==> flow/design.v <==
`timescale 1ns/1ns
module ALU (
    input  logic clk,
    input  logic rst_n,
    input  logic [5:0] alu_op,
    input  logic word,
    input  logic [15:0] a,
    input  logic [15:0] b,
    input  logic cf_in,
    input  logic [4:0] shift_cnt,
    output logic [15:0] result
);
    logic [15:0] a_in, b_in;
    parameter ADD = 6'b000000;
    parameter SUB = 6'b000001;
    parameter CMP = 6'b000010;
    parameter INC = 6'b000011;
    parameter DEC = 6'b000100;
    parameter NEG = 6'b000101;
    parameter AND = 6'b000110;
    parameter OR = 6'b000111;
    parameter XOR = 6'b001000;
    parameter NOT = 6'b001001;
    parameter TEST = 6'b001010;
    parameter SHL = 6'b001011;
    parameter SHR = 6'b001100;
    parameter SAR = 6'b001101;
    parameter ROL = 6'b001110;
    parameter ROR = 6'b001111;
    parameter RCL = 6'b010000;
    parameter RCR = 6'b010001;
    parameter MUL = 6'b010010;
    parameter IMUL = 6'b010011;
    parameter DIV = 6'b010100;
    parameter IDIV = 6'b010101;
    always @(posedge clk or negedge rst_n) begin
        if (!rst_n) begin
            a_in <= 0;
            b_in <= 0;
        end else begin
            case(alu_op)
                ADD: begin
                    result <= a + b;
                end
                SUB: begin
                    result <= a - b;
                end
                CMP: begin
                    result <= a - b;
                end
                INC: begin
                    result <= a + 1;
                end
                DEC: begin
                    result <= a - 1;
                end
                NEG: begin
                    result <= 0 - a;
                end
                AND: begin
                    result <= a & b;
                end
                OR: begin
                    result <= a | b;
                end
                XOR: begin
                    result <= a ^ b;
                end
                NOT: begin
                    result <= ~a;
                end
                TEST: begin
                    result <= a & b;
                end
                SHL: begin
                    result <= a << shift_cnt;
                end
                SHR: begin
                    result <= a >> shift_cnt;
                end
                SAR: begin
                    result <= a >>> shift_cnt;
                end
                ROL: begin
                    result <= {a[15:0], a[15:0]};
                end
                ROR: begin
                    result <= {a[0], a[15:1]};
                end
                RCL: begin
                    result <= {a[15:0], cf_in};
                end
                RCR: begin
                    result <= {cf_in, a[15:0]};
                end
                MUL: begin
                    result <= a * b;    
                end
                IMUL: begin
                    result <= a * b;    
                end
                DIV: begin
                    result <= (b == 16'd0) ? 16'hFFFF : a / b;
                end
                IDIV: begin
                    result <= (b == 16'd0) ? 16'hFFFF : a / b;
                end
            endcase
        end
    end
endmodule
export LEC_CHECK = 0
export ABC_AREA = 1
export CAP_MARGIN = 15
export CORE_ASPECT_RATIO = 1.26
export CORE_MARGIN = 2
export CORE_UTILIZATION = 72
export CTS_CLUSTER_DIAMETER = 393
export CTS_CLUSTER_SIZE = 98
export PLACE_DENSITY = 0.42
export SETUP_SLACK_MARGIN = 2.94
export SLEW_MARGIN = 20
export TNS_END_PERCENT = 45
create_clock -name core_clock -period 30.4 [get_ports {clk}]
run.sh (not shown) runs the stock make flow with config.mk's settings and CLKGATE_MAP_FILE=.
The first run stopped in global routing (5_1_grt).
Change:
CAP_MARGIN = 20   (was 15)
CORE_ASPECT_RATIO = default   (was 1.26)
CORE_UTILIZATION = 71   (was 72)
SETUP_SLACK_MARGIN = default   (was 2.94)
TNS_END_PERCENT = default   (was 45)
Now the flow completed and failed the layout checks on negative setup slack.
Die area went up by 1.3%.
Synthesized area is unchanged.
Synthesized cell count stays the same.
Change:
CAP_MARGIN = 15   (was 20)
CORE_ASPECT_RATIO = 0.7   (was default)
CORE_UTILIZATION = 72   (was 71)
SETUP_SLACK_MARGIN = 2.59   (was default)
TNS_END_PERCENT = 45   (was default)
=> This time the run ended with an error in global routing (5_1_grt), error GRT-0232. Synthesized cell count stays the same. Synthesized area stays the same. Die area decreases by about 1.3%.
Change:
ABC_AREA = default   (was 1)
CAP_MARGIN = 20   (was 15)
CORE_ASPECT_RATIO = default   (was 0.7)
CORE_UTILIZATION = 57   (was 72)
CTS_CLUSTER_DIAMETER = default   (was 393)
CTS_CLUSTER_SIZE = default   (was 98)
PLACE_DENSITY = default   (was 0.42)
SETUP_SLACK_MARGIN = default   (was 2.59)
TNS_END_PERCENT = default   (was 45)
clock period = 34.3 ns   (was 30.4 ns; I/O delays follow)
=>
- This time the run finished clean
- die size rose by 24%
- area after synthesis fell by 1.2%
- synthesized cell count fell by 15%

* * *

Starts from the design.v that is shown in full above.
Settings: LEC_CHECK=0, CAP_MARGIN=20, CELL_PAD_IN_SITES_GLOBAL_PLACEMENT=3, CORE_MARGIN=2, CORE_UTILIZATION=40, CTS_CLUSTER_DIAMETER=399, CTS_CLUSTER_SIZE=100, SLEW_MARGIN=20; clock period 100.0 ns.
Edit:
Settings changed: CELL_PAD_IN_SITES_GLOBAL_PLACEMENT 3 to 2, CORE_ASPECT_RATIO set to 0.5, CORE_UTILIZATION 40 to 29, CTS_CLUSTER_DIAMETER 399 to 397, CTS_CLUSTER_SIZE 100 to 98, HOLD_SLACK_MARGIN set to -0.06.
What happened: The new run produced a clean layout. Sequential share of layout area is about the same. Clock power shrinks by about 2%. Non-clock buffer count goes up by 2. Wire length rises by about 8%. First-iteration DRC count is higher by about 2.3%. Setup slack gains 130 ps.
Edit:
Settings changed: CELL_PAD_IN_SITES_GLOBAL_PLACEMENT 2 to unset, CORE_ASPECT_RATIO 0.5 to unset, CORE_UTILIZATION 29 to 40, CTS_CLUSTER_DIAMETER 397 to unset, CTS_CLUSTER_SIZE 98 to unset, HOLD_SLACK_MARGIN -0.06 to unset.
Clock period 100.0 ns to 52.8 ns, I/O delays scaled along.
=> The changed run finished with timing, DRC and antenna clean; hold slack degrades by 9500 ps; synthesized area stays the same; wire length is lower by 17%; total power is higher by 83%; sequential power rose by 88%; critical path depth goes down by 5; setup slack is worse by 37000 ps.
Edit:
Settings changed: CORE_UTILIZATION 40 to 65, CTS_CLUSTER_DIAMETER set to 98.
Clock period 52.8 ns to 36.7 ns, I/O delays scaled along.
Routed wire length decreases by 3.3%.
Final area hardly moves.
Cell count decreases by 6.4%.
First-iteration DRC count increases by 30%.
Clock-buffer cell count stays the same.
Total power increases by 49%.
Combinational power increases by 50%.
Clock power increases by 40%.
Core utilization increases by 27 points.

* * *

// ALU: RTL as listed in full above, without the edits since
make LEC_CHECK=0 ABC_AREA=1 CAP_MARGIN=20 CELL_PAD_IN_SITES_GLOBAL_PLACEMENT=3 CORE_ASPECT_RATIO=0.5 CORE_MARGIN=2 CORE_UTILIZATION=29 CTS_CLUSTER_DIAMETER=397 CTS_CLUSTER_SIZE=98 GPL_ROUTABILITY_DRIVEN=0 HOLD_SLACK_MARGIN=-0.06 PLACE_DENSITY_LB_ADDON=0.19 SLEW_MARGIN=20 TNS_END_PERCENT=40 finish   # period 100.0 ns
Rerun with:
ABC_AREA = not set   (was 1)
CELL_PAD_IN_SITES_GLOBAL_PLACEMENT = 2   (was 3)
CORE_ASPECT_RATIO = 1.98   (was 0.5)
CTS_CLUSTER_DIAMETER = not set   (was 397)
CTS_CLUSTER_SIZE = not set   (was 98)
GPL_ROUTABILITY_DRIVEN = not set   (was 0)
PLACE_DENSITY_LB_ADDON = not set   (was 0.19)
TNS_END_PERCENT = not set   (was 40)
Via count goes up by 3.7%.
Synthesized cell count goes down by 15%.
Power goes up by 21%.
Worst setup slack got worse by 4.1 ns.
Fmax goes down by 7.6%.
Worst hold slack improved by 0.049 ns.
Clock-buffer cell count does not change.
Global-route usage goes up by 4.0 points.
Wire length goes up by 19%.
Final cell count goes down by 14%.
Rerun with:
CELL_PAD_IN_SITES_GLOBAL_PLACEMENT = not set   (was 2)
CORE_ASPECT_RATIO = 0.5   (was 1.98)
CORE_UTILIZATION = 67   (was 29)
CTS_CLUSTER_SIZE = 10   (was not set)
HOLD_SLACK_MARGIN = not set   (was -0.06)
Effect: Total power is lower by a little under a tenth. Clock power is about the same. Worst setup slack gets better by 1.2 ns. Cell area drops by a few percent. Global-route usage came out higher by 17 points. Die area shrinks by well over a third. Synthesized cell count stays the same.
Rerun with:
CORE_ASPECT_RATIO = 1.96   (was 0.5)
CORE_UTILIZATION = 60   (was 67)
CTS_CLUSTER_SIZE = not set   (was 10)
=> The changed run completed with no timing, DRC or antenna violations. Setup slack gains 0.19 ns. Design area came out higher by 0.62%. First-iteration DRC count came out lower by 35%. Utilization came out lower by 8.1 points. Sequential cell count is unchanged.

* * *

Starts from the design.v that is shown in full above.
Settings: LEC_CHECK=0, CAP_MARGIN=20, CORE_MARGIN=2, CORE_UTILIZATION=65, CTS_CLUSTER_DIAMETER=84, SLEW_MARGIN=20, TNS_END_PERCENT=5; clock period 30.6 ns.
The first run died in global routing (5_1_grt) on GRT-0232.
Edit:
CORE_UTILIZATION = 50   (was 65)
CTS_CLUSTER_DIAMETER = default   (was 84)
TNS_END_PERCENT = default   (was 5)
clock period = 52.8 ns   (was 30.6 ns; I/O delays follow)
Outcome:
- The new run finished with timing, DRC and antenna clean
- synthesized cell count is unchanged
- area after synthesis is unchanged
- die size rose by 29%
Edit:
ABC_AREA = 1   (was default)
CORE_UTILIZATION = 56   (was 50)
CTS_CLUSTER_SIZE = 98   (was default)
clock period = 30.4 ns   (was 52.8 ns; I/O delays follow)
Outcome: Via count rises by 7.7%; utilization rises by 14 points; final cell count rises by 19%; non-clock buffer count rises by 99.

* * *

Setup of v47:
RTL: the design.v shown in full above, as it stands there.
make LEC_CHECK=0 ABC_AREA=1 CAP_MARGIN=20 CELL_PAD_IN_SITES_GLOBAL_PLACEMENT=2 CORE_ASPECT_RATIO=0.79 CORE_MARGIN=2 CORE_UTILIZATION=36 CTS_CLUSTER_SIZE=23 GPL_ROUTABILITY_DRIVEN=0 GPL_TIMING_DRIVEN=1 HOLD_SLACK_MARGIN=0.28 MAX_ROUTING_LAYER=met5 PLACE_DENSITY_LB_ADDON=0.01 SLEW_MARGIN=20 TNS_END_PERCENT=85 finish   # period 50.7 ns
v47 completed every stage of the flow, and the final layout passed the timing, DRC and antenna checks.
> inputs changed (v47 -> v13)
==> flow/config.mk <==
export PLATFORM = sky130hd
export DESIGN_NAME = ALU
export DESIGN_NICKNAME = ALU
export VERILOG_FILES = /design/flow/design.v
export SDC_FILE = /design/flow/constraint.sdc
export NUM_CORES = 4
export LEC_CHECK = 0
export ABC_AREA = 1
export CAP_MARGIN = 20
export CORE_MARGIN = 2
export CORE_UTILIZATION = 52
export PLACE_DENSITY = 0.42
export SLEW_MARGIN = 20
==> flow/constraint.sdc <==
create_clock -name core_clock -period 46.3 [get_ports {clk}]
set_input_delay 9.2600 -clock core_clock [delete_from_list [all_inputs] [get_ports {clk}]]
set_output_delay 9.2600 -clock core_clock [all_outputs]
set_load 0.01 [all_outputs]
--- outcome ---
- v13 went all the way through the flow, and no timing, DRC or antenna check failed.
- Looking at busiest layer in global routing, the met1 result is from v47; the met2 one comes from v13.
- [compare] base=v47 new=v13: routed wire length saw a decrease; number of nets in the synthesized netlist about even; area figure in the yosys stat output neither gained nor lost much.
- v13 does better than v47 on headroom to the max-slew limit.
- Lower CTS clock-pin slew for the worst setup and hold paths goes to v13 over v47.
Setup changes, v13 to v40
--- a/flow/config.mk
+++ b/flow/config.mk
@@ -6,8 +6,6 @@
 export NUM_CORES = 4
 export LEC_CHECK = 0
-export ABC_AREA = 1
 export CAP_MARGIN = 20
 export CORE_MARGIN = 2
-export CORE_UTILIZATION = 52
-export PLACE_DENSITY = 0.42
+export CORE_UTILIZATION = 40
 export SLEW_MARGIN = 20
==> flow/constraint.sdc <==
create_clock -name core_clock -period 100.0 [get_ports {clk}]
set_input_delay 20.0000 -clock core_clock [delete_from_list [all_inputs] [get_ports {clk}]]
set_output_delay 20.0000 -clock core_clock [all_outputs]
set_load 0.01 [all_outputs]
Results
Total non-filler cell area in the finished layout delta for v40 relative to v13: 0.43% higher
In terms of number of clock buffers in the layout, v13 and v40 differ only marginally.
Between v13 and v40, total power decreased.
Going from v13 to v40, number of nets at floorplan shrank by more than 10%.
For v26, these inputs were changed with respect to v40:
--- a/flow/config.mk
+++ b/flow/config.mk
@@ -7,4 +7,6 @@
 export LEC_CHECK = 0
 export CAP_MARGIN = 20
+export CELL_PAD_IN_SITES_DETAIL_PLACEMENT = 1
+export CELL_PAD_IN_SITES_GLOBAL_PLACEMENT = 3
 export CORE_MARGIN = 2
 export CORE_UTILIZATION = 40
- Diff v26..v40 | adder-cell share of the synthesized area | unchanged
- Standard-cell row count: v40 vs v26 identical
- When v26 is measured against v40, its final design area excluding fillers turns out 0.50% higher.
- From v40 to v26 the numbers moved as follows: number of inserted filler cells in the final layout rose by about 23%; logic depth of the worst setup path including buffers stayed essentially flat; area growth from synthesis to layout rose by 0.54 points; met3 layer wire length in the routed design fell by about 17%.
- Summary: with v40 as the reference, count of placed standard cells in the final layout, fillers left out in v26 moved up slightly.
- Between v26 and v40, global-route usage is higher for v26, v40 comes in under that.
Modified inputs, v10 compared to v26
--- a/flow/config.mk
+++ b/flow/config.mk
@@ -7,6 +7,6 @@
 export LEC_CHECK = 0
 export CAP_MARGIN = 20
-export CELL_PAD_IN_SITES_DETAIL_PLACEMENT = 1
-export CELL_PAD_IN_SITES_GLOBAL_PLACEMENT = 3
+export CELL_PAD_IN_SITES_GLOBAL_PLACEMENT = 1
+export CORE_ASPECT_RATIO = 0.57
 export CORE_MARGIN = 2
 export CORE_UTILIZATION = 40
Findings:
- Going from v26 to v10, setup slack has decreased, area of the placeable core saw a decrease.
- v10 vs. v26: combined global-route utilization of all metal layers stayed essentially flat, share of the clock period used by the worst path after layout rose by 0.54 points.
Power figures rest on the tool's default switching activity, not on a simulated workload.
